==> inputs of run C <==
## mips16_core
module mips16_core(
	input clk,
	input rst,  
	output [9:0] imem_addr,
	input [15:0] imem_rdata,
	output [9:0] dmem_addr,
	output dmem_we,
	output [15:0] dmem_wdata,
	input [15:0] dmem_rdata,
	input [15:0] in_data,
	output rf_we,
	output [4:0] rf_waddr,
	output [15:0] rf_wdata
	);
	wire ramWriteEN, regWriteEN, ZFlag, JFlag;
	wire [1:0] selA, selB, selC;
	wire [15:0] muxAout, muxBout, muxCout;
	wire [9:0] Caddr, ramAddress;
	wire [15:0] Instruction;
	wire [15:0] regAdata, regBdata;
	wire [3:0] ALUop;
	wire [15:0] ALUout;
	wire [9:0] Immediate;
	wire [15:0] ramBdata;
	wire [4:0] regAread, regBread, regwrite;
	wire [1:0] microcount;
	microcounter micro(.clk(clk), .Clear(rst), .count(microcount));
	wire ramclk = (microcount == 2'b00);  
	wire regclk = (microcount == 2'b01);  
	wire instrclk = (microcount == 2'b10);  
	PCOUNTER programcounter(
		.clk(clk),
		.En(instrclk),
		.Jaddr(muxBout[9:0]),  
		.Jflag(JFlag),
		.Caddr(Caddr),
		.Clear(rst)
		);
	assign imem_addr = Caddr;
	assign Instruction = imem_rdata;
	CTRLUNIT controlunit(
		.Instruction(Instruction),  
		.ZFlag(ZFlag),  
		.JFlag(JFlag),
		.RamWriteEN(ramWriteEN),
		.RamAddr(ramAddress),
		.ALUCtrl(ALUop),
		.RegWriteEN(regWriteEN),
		.RegWriteAddr(regwrite),
		.RegAddrA(regAread),
		.RegAddrB(regBread),
		.Immediate(Immediate),
		.MuxA(selA),
		.MuxB(selB),
		.MuxC(selC)
		);
	MUX3 muxA(
  ...
Settings: LEC_CHECK=0, ABC_AREA=1, CAP_MARGIN=20, CORE_MARGIN=2, CORE_UTILIZATION=72, CTS_CLUSTER_SIZE=15, PLACE_DENSITY_LB_ADDON=0.05, SETUP_SLACK_MARGIN=3.6, SLEW_MARGIN=20; clock period 13.3 ns.
run.sh (not shown) runs the stock make flow with config.mk's settings and CLKGATE_MAP_FILE=.
==> run F: changes against run C <==
==> flow/config.mk (replaced) <==
export PLATFORM = sky130hd
export DESIGN_NAME = mips16_core
export DESIGN_NICKNAME = mips16_core
export VERILOG_FILES = /design/flow/design.v
export SDC_FILE = /design/flow/constraint.sdc
export NUM_CORES = 4
export LEC_CHECK = 0
export CAP_MARGIN = 20
export CELL_PAD_IN_SITES_GLOBAL_PLACEMENT = 1
export CORE_MARGIN = 2
export CORE_UTILIZATION = 40
export MAX_ROUTING_LAYER = met4
export SLEW_MARGIN = 10
export TNS_END_PERCENT = 10
==> flow/constraint.sdc (replaced) <==
create_clock -name core_clock -period 37.6 [get_ports {clk}]
set_input_delay 7.5200 -clock core_clock [delete_from_list [all_inputs] [get_ports {clk}]]
set_output_delay 7.5200 -clock core_clock [all_outputs]
set_load 0.01 [all_outputs]
==> comparison <==
Run F completed and failed the layout checks on setup timing. Run C aborted during global routing.
Against run F, the synthesized cell count of run C is higher by 16%.
Between run F and run C, the lower die size is in run C (gap about 80%, measured against run C).
Against run F, the synthesized area of run C is smaller by about 1.6%.
==> figures <==
Outcome: run F finished with violations; run C stopped before the end
Last stage reached: run F -; run C global routing
Violated checks: run F setup timing; run C -
Dominant cell area share: run F 33.88%; run C 34.44%
Yosys stat cell total: run F 5544; run C 6428
Post-CTS setup buffers: run F 143; run C 105
DIE WIDTH: run F 347.7 µm; run C 258.1 µm
Synthesized area per cell: run F 8.522 µm²; run C 7.229 µm²
Placed cell areas: run F 58370 µm²; run C 55130 µm²
Synth Seq Share: run F 34.43%; run C 35.00%
FA/HA/MAJ Cells, Area Fraction: run F 9.926%; run C 10.09%
Initial standard-cell utilization of the core: run F 40.17%; run C 72.48%
Area of the mapped netlist: run F 47250 µm²; run C 46470 µm²
Distinct lib cells: run F 109; run C 70
Placed cell count: run F 7958; run C 7952
TritonCTS buffer count: run F 59; run C 54
Die Height: run F 347.7 µm; run C 258.1 µm
Instance tally after logic synthesis: run F 5544; run C 6428
Post-synthesis mux area share: run F 5.572%; run C 0%

==> 08-24 <==
mips16_core again, from the RTL that the note above started with.
clock: 36.8 ns
lec_check: 0
cap_margin: 20
core_margin: 2
core_utilization: 65
max_routing_layer: met4
slew_margin: 20
==> inputs of 06-19, as changes to 08-24 <==
- CORE_UTILIZATION: 65 -> 72
- CTS_CLUSTER_DIAMETER: default -> 202
- CTS_CLUSTER_SIZE: default -> 41
- HOLD_SLACK_MARGIN: default -> -0.09
- PLACE_DENSITY: default -> 0.66
- SETUP_SLACK_MARGIN: default -> 2.84
==> Implementation_results.wiki <==
== Run summary ==
{| class="wikitable"
! Metric !! Value
|-
| Terminating stage of the flow || global routing (5_1_grt)
|-
| Met1 Use GR || 86.1%
|-
| Pre-CTS setup slack || -6190 ps
|-
| Inst Count DP || 7283
|-
| Setup Fix Bufs, Post-CTS || 152
|-
| First reported error || [ERROR GRT-0232] Routing congestion too high. Check the congestion heatmap in the GUI.
|-
| Die y size || 274 um
|-
| GR Layer Usage met3 || between 70% and 80%
|-
| FP Rows || just under 100
|-
| Leftover overflow at the end of global routing || 151
|-
| Run status || stopped before the end
|-
| Global-route usage over all layers || 84.1%
|-
| Floorplan-stage core utilization || 65.9%
|-
| HPWL after detailed placement || 178 mm
|-
| Number of levels in the clock H-tree || 2
|-
| TritonCTS Buffers || around 50
|-
| Post-DP Area || 56900 um^2
|-
| Die outline area || 74900 um^2
|-
| Placeable core region || 71700 um^2
|-
| Resize count post-CTS || 265
|-
| Width of the die || 274 um
|-
| Final estimated routing congestion in global placement || 1.26
|}
(the above is from 08-24)
==> Implementation_results.wiki <==
== Run summary ==
{| class="wikitable"
! Metric !! Value
|-
| Run status || stopped before the end
|-
| Terminating stage of the flow || global routing (5_1_grt)
|-
| First reported error || [ERROR GRT-0232] Routing congestion too high. Check the congestion heatmap in the GUI.
|-
| Post-DP Area || between 50000 and 60000 um^2
|-
| Floorplan-stage core utilization || 73.0%
|-
| Inst Count DP || 7154
|-
| Placeable core region || ~65000 um^2
|-
| Die outline area || slightly below 70000 um^2
|-
| Number of levels in the clock H-tree || 1
|-
| Leftover overflow at the end of global routing || 1312
|-
| FP Rows || 93
|-
| Setup Fix Bufs, Post-CTS || roughly 130
|-
| TritonCTS Buffers || 17
|-
| Width of the die || roughly 260 um
|-
| Global-route usage over all layers || 94.3%
|-
| Resize count post-CTS || around 110
|-
| Final estimated routing congestion in global placement || about 1.3
|-
| GR Layer Usage met3 || about nine tenths
|-
| Pre-CTS setup slack || -5790 ps
|-
| Met1 Use GR || 92.6%
|}
(the above is from 06-19)

==> inputs of run a <==
mips16_core again, from the RTL that the note above started with.
make LEC_CHECK=0 ABC_AREA=1 CAP_MARGIN=20 CORE_MARGIN=2 CORE_UTILIZATION=72 CTS_CLUSTER_SIZE=15 PLACE_DENSITY_LB_ADDON=0.05 SETUP_SLACK_MARGIN=0.62 SLEW_MARGIN=20 finish   # period 13.0 ns
==> run b: changes against run a <==
Settings changed: ABC_AREA 1 to not set, CORE_UTILIZATION 72 to 66, CTS_CLUSTER_SIZE 15 to not set, MAX_ROUTING_LAYER set to met4, PLACE_DENSITY_LB_ADDON 0.05 to not set, SETUP_SLACK_MARGIN 0.62 to not set.
==> flow/constraint.sdc (replaced) <==
create_clock -name core_clock -period 40.9 [get_ports {clk}]
set_input_delay 8.1800 -clock core_clock [delete_from_list [all_inputs] [get_ports {clk}]]
set_output_delay 8.1800 -clock core_clock [all_outputs]
set_load 0.01 [all_outputs]
==> qor summary <==
Outcome: run a stopped before the end; run b stopped before the end
Stage where the flow stopped: run a 5_1_grt; run b 5_1_grt
Total die size: run a 66590 µm²; run b 73740 µm²
Final weighted congestion in routability-driven placement: run a 1.245; run b 1.279
Standard-cell row count: run a 93; run b 98
Share of synthesized cell area in full adder, half adder and majority cells: run a 0.1009; run b 0.09926
Setup Slack @ Placement: run a -21.51 ns; run b -2.566 ns
Inst Count DP: run a 7976; run b 7238
Simple share: run a 0.3433; run b 0.2179
Yosys aoi share: run a 0.09146; run b 0.2021
Cell area after technology mapping: run a 46470 µm²; run b 47250 µm²
Top cell type by instance count after synthesis: run a nand2_1; run b nor2_1
Net Count, Synth: run a 6803; run b 5919
Distinct lib cells: run a 70; run b 109
CTS resizes: run a 435; run b 135
Sequential share of the synthesized area: run a 0.3500; run b 0.3443
Xor and xnor fraction of the mapped netlist area: run a 0.02299; run b 0.02097
Effective utilization at floorplan: run a 0.7248; run b 0.6643

==> inputs of job 4029 <==
mips16_core again, from the RTL that the note above started with.
clock: 32.5 ns
lec_check: 0
cap_margin: 20
cell_pad_in_sites_global_placement: 1
core_aspect_ratio: 0.61
core_margin: 2
core_utilization: 40
cts_cluster_size: 20
gpl_routability_driven: 0
gpl_timing_driven: 0
place_density_lb_addon: 0.24
setup_slack_margin: 4.82
slew_margin: 20
tns_end_percent: 75
==> job 7070 (differences from job 4029) <==
==> flow/config.mk (replaced) <==
export PLATFORM = sky130hd
export DESIGN_NAME = mips16_core
export DESIGN_NICKNAME = mips16_core
export VERILOG_FILES = /design/flow/design.v
export SDC_FILE = /design/flow/constraint.sdc
export NUM_CORES = 4
export LEC_CHECK = 0
export ABC_AREA = 1
export CAP_MARGIN = 20
export CORE_MARGIN = 2
export CORE_UTILIZATION = 72
export CTS_CLUSTER_DIAMETER = 400
export CTS_CLUSTER_SIZE = 99
export PLACE_DENSITY = 0.36
export SLEW_MARGIN = 20
==> flow/constraint.sdc (replaced) <==
create_clock -name core_clock -period 23.2 [get_ports {clk}]
set_input_delay 4.6400 -clock core_clock [delete_from_list [all_inputs] [get_ports {clk}]]
set_output_delay 4.6400 -clock core_clock [all_outputs]
set_load 0.01 [all_outputs]
==> results <==
metric	job 7070	job 4029
DIE WIDTH	258 µm	444 µm
Cell total after placement	7,957	7,238
Mux share	0%	5.57%
Nets at Floorplan	6,803	5,919
Post-Syn Area per Cell	7.23 µm²	8.52 µm²
Area leader share	34.4%	33.9%
Die Span Y	258 µm	272 µm
Clock buffers created by TritonCTS	9	50
Run status	aborted with a tool error	aborted with a tool error
Last stage reached	5_1_grt	5_1_grt
Row count	93	98
Count of distinct cell types in the synthesized netlist	70	109
Standard cell area after detailed placement	55,000 µm²	51,700 µm²
Adder share	10.1%	9.93%
Number of input and output port buffers inserted	108	104
Core Footprint	64,100 µm²	117,000 µm²
Gate Count Post-Synth	6,428	5,544
Resized Gates After CTS	366	708
Cell area after synthesis	46,500 µm²	47,200 µm²
Post-CTS setup-driven buffer insertion count	350	247
Compound Share, Synth	9.15%	20.2%
Fraction of synthesized cell area in xor and xnor cells	2.30%	2.10%

==> wip/indigo <==
Starting RTL as in the previous note.
export LEC_CHECK = 0
export ABC_AREA = 1
export CAP_MARGIN = 20
export CELL_PAD_IN_SITES_GLOBAL_PLACEMENT = 0
export CORE_ASPECT_RATIO = 0.54
export CORE_MARGIN = 2
export CORE_UTILIZATION = 40
export CTS_CLUSTER_SIZE = 20
export GPL_ROUTABILITY_DRIVEN = 1
export GPL_TIMING_DRIVEN = 0
export MIN_ROUTING_LAYER = met2
export SETUP_SLACK_MARGIN = 4.82
export SLEW_MARGIN = 20
export TNS_END_PERCENT = 75
create_clock -name core_clock -period 72.2 [get_ports {clk}]
==> wip/juniper: changes against wip/indigo <==
Settings changed: CELL_PAD_IN_SITES_GLOBAL_PLACEMENT 0 to not set, CORE_ASPECT_RATIO 0.54 to not set, CTS_CLUSTER_SIZE 20 to not set, GPL_ROUTABILITY_DRIVEN 1 to 0, GPL_TIMING_DRIVEN 0 to not set, MIN_ROUTING_LAYER met2 to not set, SETUP_SLACK_MARGIN 4.82 to not set, TNS_END_PERCENT 75 to 10.
==> flow/constraint.sdc (replaced) <==
create_clock -name core_clock -period 60.1 [get_ports {clk}]
set_input_delay 12.0200 -clock core_clock [delete_from_list [all_inputs] [get_ports {clk}]]
set_output_delay 12.0200 -clock core_clock [all_outputs]
set_load 0.01 [all_outputs]
==> wip/umber: changes against wip/indigo <==
Settings changed: ABC_AREA 1 to 0, CELL_PAD_IN_SITES_GLOBAL_PLACEMENT 0 to 3, CORE_ASPECT_RATIO 0.54 to 0.82, CORE_MARGIN 2 to 10, CTS_CLUSTER_SIZE 20 to 57, GPL_TIMING_DRIVEN 0 to not set, MAX_ROUTING_LAYER set to met4, MIN_ROUTING_LAYER met2 to not set, SETUP_SLACK_MARGIN 4.82 to not set, TNS_END_PERCENT 75 to 10.
==> flow/constraint.sdc (replaced) <==
create_clock -name core_clock -period 76.8 [get_ports {clk}]
set_input_delay 15.3600 -clock core_clock [delete_from_list [all_inputs] [get_ports {clk}]]
set_output_delay 15.3600 -clock core_clock [all_outputs]
set_load 0.01 [all_outputs]
==> comparison table <==
metric                                                           wip/umber              wip/indigo             wip/juniper
Status                                                      finished clean  stopped before the end          finished clean
Last stage reached                                                       -                 5_1_grt                       -
Via count                                                            48.3k                       -                   46.9k
Critical-path top delay cell                       sky130_fd_sc_hd__and3_2                       -  sky130_fd_sc_hd__buf_4
Detailed-route wire length per cell                                36.2 um                       -                 24.9 um
FP Util                                                              0.402                   0.405                   0.402
Largest driver fanout on the critical path                              53                       -                      88
Count of fill cells added during filler insertion                    11.7k                       -                   11.6k
Post-route core utilization                                          0.445                       -                   0.437
Rows                                                                   114                      91                     125
Post-synth mux share                                                0.0557                       0                       0
Non-clock buffer area fraction after layout                         0.0533                       -                  0.0374
Num CTS Buffers                                                         55                      56                      66
Finished Layout Cells                                                7,162                       -                   7,909
Worst hold path type                                            reg -> reg                       -              reg -> reg

==> inputs of 09-24 <==
Starting RTL as in the previous note.
==> flow/design.v (excerpt) <==
module mips16_core(
	input clk,
	input rst,  
	output [9:0] imem_addr,
	input [15:0] imem_rdata,
	output [9:0] dmem_addr,
	output dmem_we,
	output [15:0] dmem_wdata,
	input [15:0] dmem_rdata,
	input [15:0] in_data,
	output rf_we,
	output [4:0] rf_waddr,
	output [15:0] rf_wdata
	);
Settings: LEC_CHECK=0, ABC_AREA=1, CAP_MARGIN=0, CORE_MARGIN=2, CORE_UTILIZATION=72, CTS_CLUSTER_DIAMETER=390, CTS_CLUSTER_SIZE=15, PLACE_DENSITY_LB_ADDON=0.05, SETUP_SLACK_MARGIN=1.62, SLEW_MARGIN=20; clock period 13.3 ns.
==> inputs of 12-12, as changes to 09-24 <==
==> flow/config.mk (replaced) <==
export PLATFORM = sky130hd
export DESIGN_NAME = mips16_core
export DESIGN_NICKNAME = mips16_core
export VERILOG_FILES = /design/flow/design.v
export SDC_FILE = /design/flow/constraint.sdc
export NUM_CORES = 4
export LEC_CHECK = 0
export ABC_AREA = 1
export CAP_MARGIN = 20
export CELL_PAD_IN_SITES_GLOBAL_PLACEMENT = 1
export CORE_ASPECT_RATIO = 0.61
export CORE_MARGIN = 2
export CORE_UTILIZATION = 40
export CTS_CLUSTER_SIZE = 20
export GPL_ROUTABILITY_DRIVEN = 1
export GPL_TIMING_DRIVEN = 0
export MIN_ROUTING_LAYER = met1
export SETUP_SLACK_MARGIN = 4.82
export SLEW_MARGIN = 20
export TNS_END_PERCENT = 75
==> flow/constraint.sdc (replaced) <==
create_clock -name core_clock -period 72.2 [get_ports {clk}]
set_input_delay 14.4400 -clock core_clock [delete_from_list [all_inputs] [get_ports {clk}]]
set_output_delay 14.4400 -clock core_clock [all_outputs]
set_load 0.01 [all_outputs]
==> inputs of 05-22, as changes to 09-24 <==
==> flow/config.mk (replaced) <==
export PLATFORM = sky130hd
export DESIGN_NAME = mips16_core
export DESIGN_NICKNAME = mips16_core
export VERILOG_FILES = /design/flow/design.v
export SDC_FILE = /design/flow/constraint.sdc
export NUM_CORES = 4
export LEC_CHECK = 0
export ABC_AREA = 1
export CAP_MARGIN = 20
export CORE_MARGIN = 9
export CORE_UTILIZATION = 40
export GPL_ROUTABILITY_DRIVEN = 0
export SLEW_MARGIN = 20
export TNS_END_PERCENT = 10
==> flow/constraint.sdc (replaced) <==
create_clock -name core_clock -period 60.1 [get_ports {clk}]
set_input_delay 12.0200 -clock core_clock [delete_from_list [all_inputs] [get_ports {clk}]]
set_output_delay 12.0200 -clock core_clock [all_outputs]
set_load 0.01 [all_outputs]
==> inputs of 08-15, as changes to 09-24 <==
==> flow/config.mk (replaced) <==
export PLATFORM = sky130hd
export DESIGN_NAME = mips16_core
export DESIGN_NICKNAME = mips16_core
export VERILOG_FILES = /design/flow/design.v
export SDC_FILE = /design/flow/constraint.sdc
export NUM_CORES = 4
export LEC_CHECK = 0
export ABC_AREA = 1
export CAP_MARGIN = 20
export CORE_MARGIN = 2
export CORE_UTILIZATION = 58
export SLEW_MARGIN = 20
==> flow/constraint.sdc (replaced) <==
create_clock -name core_clock -period 36.5 [get_ports {clk}]
set_input_delay 7.3000 -clock core_clock [delete_from_list [all_inputs] [get_ports {clk}]]
set_output_delay 7.3000 -clock core_clock [all_outputs]
set_load 0.01 [all_outputs]
==> qor summary <==
	05-22	12-12	09-24	08-15
Die boundary height	359 µm	270 µm	258 µm	287 µm
Dpl hpwl	130 mm	218 mm	145 mm	152 mm
Number of violations reported at the end of detailed-routing iteration 0	7076	10.1k	-	9590
Dominant kind of cell by area	combinational gates	combinational gates	-	combinational gates
Multi-In Gates	4858	4858	-	4861
Post-route non-filler standard cell count	7894	8212	-	8498
Area used by multi-input combinational logic	0.0260 mm²	0.0261 mm²	-	0.0286 mm²
Count of non-CTS inverters in the layout	654	654	-	654
Met2 routed WL	81.7 mm	93.8 mm	-	90.6 mm
Number of buffers added on ports	108	106	108	108
Clock buffers and inverters, area share	4.17%	4.30%	-	3.31%
Placeable core region	0.115 mm²	0.115 mm²	0.0641 mm²	0.0791 mm²
Vias after detailed routing	46.7k	51.7k	-	55.2k
Layout overhead on the synthesized area	8.97%	12.2%	-	33.9%
End of the worst register-to-register path	programcounter.Caddr[0]	programcounter.Caddr[9]	-	programcounter.Caddr[1]
Result of the run	timing/DRC/antenna clean	timing/DRC/antenna clean	aborted with a tool error	finished with violations
Last stage reached	-	-	5_1_grt	-
Violated checks	-	-	-	setup timing
